==> inputs of job 8452 <==
Design synch_fifo, start of the top module:
module synch_fifo #(
    parameter   FIFO_WIDTH = 32,                       
    parameter   FIFO_DEPTH = 16,                       
    parameter   FIFO_PTR = 4                           
) (
    input       clk,                                   
    input       rst_n,                                 
    input       fifo_wren,                             
    input       fifo_rden,                             
    input       [FIFO_WIDTH-1:0] fifo_wrdata,          
    output reg  [FIFO_WIDTH-1:0] fifo_rddata,          
    output      fifo_full,                             
    output      fifo_empty,                            
    output      [FIFO_PTR:0] fifo_room_avail,          
    output      [FIFO_PTR:0] fifo_data_avail           
);
==> flow/config.mk <==
export PLATFORM = sky130hd
export DESIGN_NAME = synch_fifo
export DESIGN_NICKNAME = synch_fifo
export VERILOG_FILES = /design/flow/design.v
export SDC_FILE = /design/flow/constraint.sdc
export NUM_CORES = 4
export LEC_CHECK = 0
export CAP_MARGIN = 25
export CELL_PAD_IN_SITES_GLOBAL_PLACEMENT = 2
export CORE_MARGIN = 2
export CORE_UTILIZATION = 40
export CTS_CLUSTER_DIAMETER = 266
export GPL_ROUTABILITY_DRIVEN = 0
export GPL_TIMING_DRIVEN = 0
export HOLD_SLACK_MARGIN = 0.24
export MIN_ROUTING_LAYER = met2
export SLEW_MARGIN = 20
==> flow/constraint.sdc <==
create_clock -name core_clock -period 3.7 [get_ports {clk}]
set_input_delay 0.7400 -clock core_clock [delete_from_list [all_inputs] [get_ports {clk}]]
set_output_delay 0.7400 -clock core_clock [all_outputs]
set_load 0.01 [all_outputs]
run.sh (not shown) runs the stock make flow with config.mk's settings and CLKGATE_MAP_FILE=.
==> job 7311 (differences from job 8452) <==
- ABC_AREA: not set -> 1
- CAP_MARGIN: 25 -> 20
- CELL_PAD_IN_SITES_GLOBAL_PLACEMENT: 2 -> not set
- CORE_UTILIZATION: 40 -> 68
- CTS_CLUSTER_DIAMETER: 266 -> not set
- GPL_ROUTABILITY_DRIVEN: 0 -> not set
- GPL_TIMING_DRIVEN: 0 -> not set
- HOLD_SLACK_MARGIN: 0.24 -> not set
- MIN_ROUTING_LAYER: met2 -> not set
==> flow/constraint.sdc (replaced) <==
create_clock -name core_clock -period 7.16 [get_ports {clk}]
set_input_delay 1.4320 -clock core_clock [delete_from_list [all_inputs] [get_ports {clk}]]
set_output_delay 1.4320 -clock core_clock [all_outputs]
set_load 0.01 [all_outputs]
==> job 1781 (differences from job 8452) <==
- CAP_MARGIN: 25 -> 20
- CELL_PAD_IN_SITES_GLOBAL_PLACEMENT: 2 -> not set
- CORE_UTILIZATION: 40 -> 19
- CTS_CLUSTER_DIAMETER: 266 -> not set
- GPL_ROUTABILITY_DRIVEN: 0 -> not set
- GPL_TIMING_DRIVEN: 0 -> not set
- HOLD_SLACK_MARGIN: 0.24 -> not set
- MIN_ROUTING_LAYER: met2 -> not set
==> flow/constraint.sdc (replaced) <==
create_clock -name core_clock -period 4.95 [get_ports {clk}]
set_input_delay 0.9900 -clock core_clock [delete_from_list [all_inputs] [get_ports {clk}]]
set_output_delay 0.9900 -clock core_clock [all_outputs]
set_load 0.01 [all_outputs]
==> run notes <==
Synthesis and place-and-route results.

- The flow ran to the end and the layout has no timing, DRC or antenna violations.
- The combinational gate area is 10500 sq um.
- The global-route usage over all layers is 0.107.
- Adding up every negative setup slack in the final design gives 0 ns.
- Of the total standard cell area in the layout, the sequential portion is 0.506.
- The type of the worst setup path is flip-flop to output pin.
- The met1 global-route usage is 0.145.
- The first-pass iteration count of the detailed router is 5.
- The timing report notes that buffer and inverter cells on the critical path total 2.
- Summed over all combinational cells, the power is 6.61 mW.
- The fraction of final cell area spent on clock buffers and inverters in this run is 0.0590.
- According to the floorplan report, the die width is 389 um.
- For this run, the script counts the antenna cells in the layout as 1.
- Per STA, the library cell used most along the worst path is ha_1.
Source of the figures above: job 1781

==> run notes <==
Synthesis and place-and-route results.

- The iteration count recorded for the first detailed-route pass is 6.
- For the final routed database, the setup TNS stands at 0 ns.
- The layout report gives the register share of total cell area as 0.552.
- The portion of the layout cell area used by clock cells is 0.0556.
- On met1, the global router reports a usage of 0.532.
- The flow ran to the end and the layout has no timing, DRC or antenna violations.
- According to the floorplan report, the die width is 205 um.
- The final antenna diode tally reported by the flow is 1.
- Together, buffers and inverters on the worst path number 3.
- The type of the worst setup path is flip-flop to output pin.
Source of the figures above: job 7311

==> run notes <==
Synthesis and place-and-route results.

- The flow ran to the end, but the layout failed its checks.
- The reasons given for failing layout checks are negative setup slack.
- In the log, the iteration count for the first detailed-route pass is 11.
- The critical path contains buffers and inverters numbering 4 combined.
- The combinational gate area is 10500 sq um.
- The minimum setup slack in the final design is -0.237 ns.
- The number of setup violations in the final report is 10.
- Across every metal layer, demand over resource in global routing totals 0.494.
- The total negative slack for setup checks is -0.941 ns.
Source of the figures above: job 8452


---

==> job 118 <==
Starting RTL as in the previous note.
==> flow/design.v (excerpt) <==
module synch_fifo #(
    parameter   FIFO_WIDTH = 32,                       
    parameter   FIFO_DEPTH = 16,                       
    parameter   FIFO_PTR = 4                           
) (
    input       clk,                                   
    input       rst_n,                                 
    input       fifo_wren,                             
    input       fifo_rden,                             
    input       [FIFO_WIDTH-1:0] fifo_wrdata,          
    output reg  [FIFO_WIDTH-1:0] fifo_rddata,          
    output      fifo_full,                             
    output      fifo_empty,                            
    output      [FIFO_PTR:0] fifo_room_avail,          
    output      [FIFO_PTR:0] fifo_data_avail           
);
reg [FIFO_WIDTH-1:0] mem [0:FIFO_DEPTH-1];       
reg [FIFO_PTR-1:0] wr_ptr, rd_ptr;               
reg [FIFO_PTR:0] count;                          
assign fifo_data_avail = count;
assign fifo_full = (count == FIFO_DEPTH - 1);        
assign fifo_empty = (count == 0);                
assign fifo_room_avail = FIFO_DEPTH - count;
  ...
export LEC_CHECK = 0
export ABC_AREA = 0
export CAP_MARGIN = 20
export CORE_MARGIN = 2
export CORE_UTILIZATION = 68
export SETUP_SLACK_MARGIN = 1.87
export SLEW_MARGIN = 20
create_clock -name core_clock -period 7.16 [get_ports {clk}]
==> job 8989 (differences from job 118) <==
--- a/flow/config.mk
+++ b/flow/config.mk
@@ -6,8 +6,6 @@
 export NUM_CORES = 4
 export LEC_CHECK = 0
-export ABC_AREA = 0
 export CAP_MARGIN = 20
 export CORE_MARGIN = 2
-export CORE_UTILIZATION = 68
-export SETUP_SLACK_MARGIN = 1.87
+export CORE_UTILIZATION = 40
 export SLEW_MARGIN = 20
==> flow/constraint.sdc (replaced) <==
create_clock -name core_clock -period 10.0 [get_ports {clk}]
set_input_delay 2.0000 -clock core_clock [delete_from_list [all_inputs] [get_ports {clk}]]
set_output_delay 2.0000 -clock core_clock [all_outputs]
set_load 0.01 [all_outputs]
==> job 3410 (differences from job 118) <==
--- a/flow/config.mk
+++ b/flow/config.mk
@@ -6,8 +6,10 @@
 export NUM_CORES = 4
 export LEC_CHECK = 0
-export ABC_AREA = 0
-export CAP_MARGIN = 20
+export ABC_AREA = 1
+export CAP_MARGIN = 0
 export CORE_MARGIN = 2
-export CORE_UTILIZATION = 68
-export SETUP_SLACK_MARGIN = 1.87
+export CORE_UTILIZATION = 72
+export CTS_CLUSTER_SIZE = 10
+export PLACE_DENSITY = 0.41
+export SETUP_SLACK_MARGIN = 0.65
 export SLEW_MARGIN = 20
==> flow/constraint.sdc (replaced) <==
create_clock -name core_clock -period 2.75 [get_ports {clk}]
set_input_delay 0.5500 -clock core_clock [delete_from_list [all_inputs] [get_ports {clk}]]
set_output_delay 0.5500 -clock core_clock [all_outputs]
set_load 0.01 [all_outputs]
==> job 4179 (differences from job 118) <==
--- a/flow/config.mk
+++ b/flow/config.mk
@@ -6,8 +6,6 @@
 export NUM_CORES = 4
 export LEC_CHECK = 0
-export ABC_AREA = 0
 export CAP_MARGIN = 20
 export CORE_MARGIN = 2
-export CORE_UTILIZATION = 68
-export SETUP_SLACK_MARGIN = 1.87
+export CORE_UTILIZATION = 40
 export SLEW_MARGIN = 20
==> flow/constraint.sdc (replaced) <==
create_clock -name core_clock -period 4.95 [get_ports {clk}]
set_input_delay 0.9900 -clock core_clock [delete_from_list [all_inputs] [get_ports {clk}]]
set_output_delay 0.9900 -clock core_clock [all_outputs]
set_load 0.01 [all_outputs]
==> comparison <==
Of job 8989 and job 118, job 118 has the higher clock power (gap about 27%, measured against job 118).
Sequential share of layout area: job 118 > job 8989 > job 4179.
In critical path depth, job 118 and job 4179 do not differ.
Routed wire length, highest first: job 4179, job 8989, job 118.
The highest final area belongs to job 4179, the lowest to job 118.
Via count: job 118 > job 4179 > job 8989.
Worst hold slack, highest first: job 118, job 8989, job 4179.
First-iteration DRC count: job 4179 < job 8989 < job 118.
Against job 4179, the cell count of job 118 is lower by about 16%.
Job 4179 completed with no timing, DRC or antenna violations. Job 118 finished with timing, DRC and antenna clean. Job 3410 stopped in global routing (5_1_grt). Job 8989 produced a clean layout.

---

==> inputs of v32 <==
==> flow/design.v <==
`timescale 1ns / 1ps
module synch_fifo #(
    parameter   FIFO_WIDTH = 32,                       
    parameter   FIFO_DEPTH = 16,                       
    parameter   FIFO_PTR = 4                           
) (
    input       clk,                                   
    input       rst_n,                                 
    input       fifo_wren,                             
    input       fifo_rden,                             
    input       [FIFO_WIDTH-1:0] fifo_wrdata,          
    output reg  [FIFO_WIDTH-1:0] fifo_rddata,          
    output      fifo_full,                             
    output      fifo_empty,                            
    output      [FIFO_PTR:0] fifo_room_avail,          
    output      [FIFO_PTR:0] fifo_data_avail           
);
reg [FIFO_WIDTH-1:0] mem [0:FIFO_DEPTH-1];       
reg [FIFO_PTR-1:0] wr_ptr, rd_ptr;               
reg [FIFO_PTR:0] count;                          
assign fifo_data_avail = count;
assign fifo_full = (count == FIFO_DEPTH - 1);        
assign fifo_empty = (count == 0);                
assign fifo_room_avail = FIFO_DEPTH - count;
always @(posedge clk or negedge rst_n) begin
    if (!rst_n) begin
        wr_ptr <= 0;
        rd_ptr <= 0;
        count <= 0;
    end else begin
        if (fifo_wren && !fifo_full && !fifo_rden) begin
            mem[wr_ptr] <= fifo_wrdata;
            wr_ptr <= (wr_ptr + 1) % FIFO_DEPTH;
            count <= count + 1;
        end
        if (fifo_rden && !fifo_wren && !fifo_empty) begin
            fifo_rddata <= mem[rd_ptr];
            rd_ptr <= (rd_ptr + 1) % FIFO_DEPTH;
            count <= count - 1;
        end
        if (fifo_wren && fifo_rden && !fifo_full) begin
            if (fifo_empty)
                fifo_rddata <= fifo_wrdata;
            else begin
                mem[wr_ptr] <= fifo_wrdata;
                fifo_rddata <= mem[rd_ptr];
                wr_ptr <= wr_ptr + 1;
                rd_ptr <= rd_ptr + 1;
            end
        end
    end
end
endmodule
==> flow/run.sh <==
#!/bin/bash
# the make line also repeats each setting of config.mk as NAME=value (left out here)
make -C /OpenROAD-flow-scripts/flow DESIGN_CONFIG=/design/flow/config.mk WORK_HOME=/design/flow/orfs CLKGATE_MAP_FILE= finish
==> flow/config.mk <==
export PLATFORM = sky130hd
export DESIGN_NAME = synch_fifo
export DESIGN_NICKNAME = synch_fifo
export VERILOG_FILES = /design/flow/design.v
export SDC_FILE = /design/flow/constraint.sdc
export NUM_CORES = 4
export LEC_CHECK = 0
export CAP_MARGIN = 25
export CELL_PAD_IN_SITES_GLOBAL_PLACEMENT = 2
export CORE_MARGIN = 2
export CORE_UTILIZATION = 40
export CTS_CLUSTER_DIAMETER = 266
export GPL_ROUTABILITY_DRIVEN = 0
export GPL_TIMING_DRIVEN = 0
export HOLD_SLACK_MARGIN = 0.24
export MIN_ROUTING_LAYER = met2
export PLACE_DENSITY_LB_ADDON = 0.15
export SLEW_MARGIN = 20
export TNS_END_PERCENT = 60
==> flow/constraint.sdc <==
create_clock -name core_clock -period 3.7 [get_ports {clk}]
set_input_delay 0.7400 -clock core_clock [delete_from_list [all_inputs] [get_ports {clk}]]
set_output_delay 0.7400 -clock core_clock [all_outputs]
set_load 0.01 [all_outputs]
==> inputs of v22, as changes to v32 <==
==> flow/config.mk (replaced) <==
export PLATFORM = sky130hd
export DESIGN_NAME = synch_fifo
export DESIGN_NICKNAME = synch_fifo
export VERILOG_FILES = /design/flow/design.v
export SDC_FILE = /design/flow/constraint.sdc
export NUM_CORES = 4
export LEC_CHECK = 0
export ABC_AREA = 1
export CAP_MARGIN = 20
export CORE_MARGIN = 2
export CORE_UTILIZATION = 72
export CTS_CLUSTER_DIAMETER = 200
export CTS_CLUSTER_SIZE = 15
export PLACE_DENSITY = 0.42
export SETUP_SLACK_MARGIN = 0.67
export SLEW_MARGIN = 20
==> flow/constraint.sdc (replaced) <==
create_clock -name core_clock -period 2.75 [get_ports {clk}]
set_input_delay 0.5500 -clock core_clock [delete_from_list [all_inputs] [get_ports {clk}]]
set_output_delay 0.5500 -clock core_clock [all_outputs]
set_load 0.01 [all_outputs]
==> inputs of v1, as changes to v32 <==
==> flow/config.mk (replaced) <==
export PLATFORM = sky130hd
export DESIGN_NAME = synch_fifo
export DESIGN_NICKNAME = synch_fifo
export VERILOG_FILES = /design/flow/design.v
export SDC_FILE = /design/flow/constraint.sdc
export NUM_CORES = 4
export LEC_CHECK = 0
export ABC_AREA = 1
export CAP_MARGIN = 0
export CORE_MARGIN = 2
export CORE_UTILIZATION = 72
export CTS_CLUSTER_SIZE = 10
export SETUP_SLACK_MARGIN = 0.27
export SLEW_MARGIN = 20
==> flow/constraint.sdc (replaced) <==
create_clock -name core_clock -period 2.75 [get_ports {clk}]
set_input_delay 0.5500 -clock core_clock [delete_from_list [all_inputs] [get_ports {clk}]]
set_output_delay 0.5500 -clock core_clock [all_outputs]
set_load 0.01 [all_outputs]
==> inputs of v20, as changes to v32 <==
==> flow/config.mk (replaced) <==
export PLATFORM = sky130hd
export DESIGN_NAME = synch_fifo
export DESIGN_NICKNAME = synch_fifo
export VERILOG_FILES = /design/flow/design.v
export SDC_FILE = /design/flow/constraint.sdc
export NUM_CORES = 4
export LEC_CHECK = 0
export CAP_MARGIN = 20
export CORE_MARGIN = 2
export CORE_UTILIZATION = 56
export SLEW_MARGIN = 20
==> flow/constraint.sdc (replaced) <==
create_clock -name core_clock -period 5.22 [get_ports {clk}]
set_input_delay 1.0440 -clock core_clock [delete_from_list [all_inputs] [get_ports {clk}]]
set_output_delay 1.0440 -clock core_clock [all_outputs]
set_load 0.01 [all_outputs]
==> impl_metrics.env <==
# implementation run metrics
export IMPL_status="did not finish"
export IMPL_stop_stage="5_1_grt"
export IMPL_error_line="[ERROR GRT-0232] Routing congestion too high. Check the congestion heatmap in the GUI."
export IMPL_aoi_share_pct=9.72
export IMPL_grtUsageTotal_pct=86.1
export IMPL_dpl_worst_slack_ns=0.0844
export IMPL_cts_max_level=2
export IMPL_grt_use_met1_pct=86.5
export IMPL_postSynthSeqShare_pct=60.8
export IMPL_dieArea_um2=39600
export IMPL_dp_cells=3588
export IMPL_fp_dieW_um=199
export IMPL_cts_resized=181
export IMPL_topCellsByArea="edfxtp_1, nand2_1, o21ai_0"
export IMPL_top_area_share_pct=59.7
export IMPL_hpwl_mm=47.6
export IMPL_die_height_um=199
export IMPL_yosys_area_share_simple_pct=24.2
export IMPL_row_count=71
export IMPL_fp_nets=3148
export IMPL_avgSynthCellArea_um2=8.83
export IMPL_ys_chip_area_um2=27400
Source of the figures above: v22

==> impl_metrics.env <==
# flow metrics
export IMPL_dp_cells=2931
export IMPL_postSynthSeqShare_pct=59.3
export IMPL_yosys_area_share_simple_pct=4.30
export IMPL_top_area_share_pct=58.2
export IMPL_dpl_worst_slack_ns=-0.225
export IMPL_row_count=97
export IMPL_failed_checks="setup timing"
export IMPL_status="complete, but fails checks"
export IMPL_grtUsageTotal_pct=47.6
export IMPL_cts_resized=2
export IMPL_die_height_um=269
export IMPL_setup_viol=12
export IMPL_grt_use_met1_pct=0
export IMPL_topCellsByArea="edfxtp_1, mux2_2, mux2i_1"
export IMPL_fp_nets=1945
export IMPL_fin_ws_ns=-0.250
export IMPL_dieArea_um2=72400
export IMPL_ys_chip_area_um2=28100
Source of the figures above: v32

==> impl_metrics.env <==
# flow metrics
export IMPL_cts_max_level=2
export IMPL_status="finished clean"
export IMPL_postSynthSeqShare_pct=59.3
export IMPL_fp_nets=1945
export IMPL_hpwl_mm=42.4
export IMPL_yosys_area_share_simple_pct=4.30
export IMPL_fp_dieW_um=228
export IMPL_grt_use_met1_pct=42.8
export IMPL_row_count=82
export IMPL_cts_resized=0
export IMPL_dpl_worst_slack_ns=1.23
export IMPL_aoi_share_pct=9.14
export IMPL_dp_cells=2513
Source of the figures above: v20

==> impl_metrics.env <==
# flow metrics
export IMPL_critPathBufInv=4
export IMPL_hpwl_mm=48.4
export IMPL_fp_dieW_um=199
export IMPL_grt_use_met1_pct=57.0
export IMPL_dp_cells=3589
export IMPL_startpoint="rd_ptr[0]"
export IMPL_cts_max_level=2
export IMPL_antenna_left=0
export IMPL_top_area_share_pct=59.7
export IMPL_avgSynthCellArea_um2=8.83
export IMPL_die_height_um=199
export IMPL_row_count=71
export IMPL_fp_nets=3148
export IMPL_cts_resized=15
export IMPL_status="finished clean"
export IMPL_dieArea_um2=39600
export IMPL_aoi_share_pct=9.72
export IMPL_postSynthSeqShare_pct=60.8
export IMPL_max_freq_mhz=390
Source of the figures above: v1

Power and IR drop assume default switching activity.
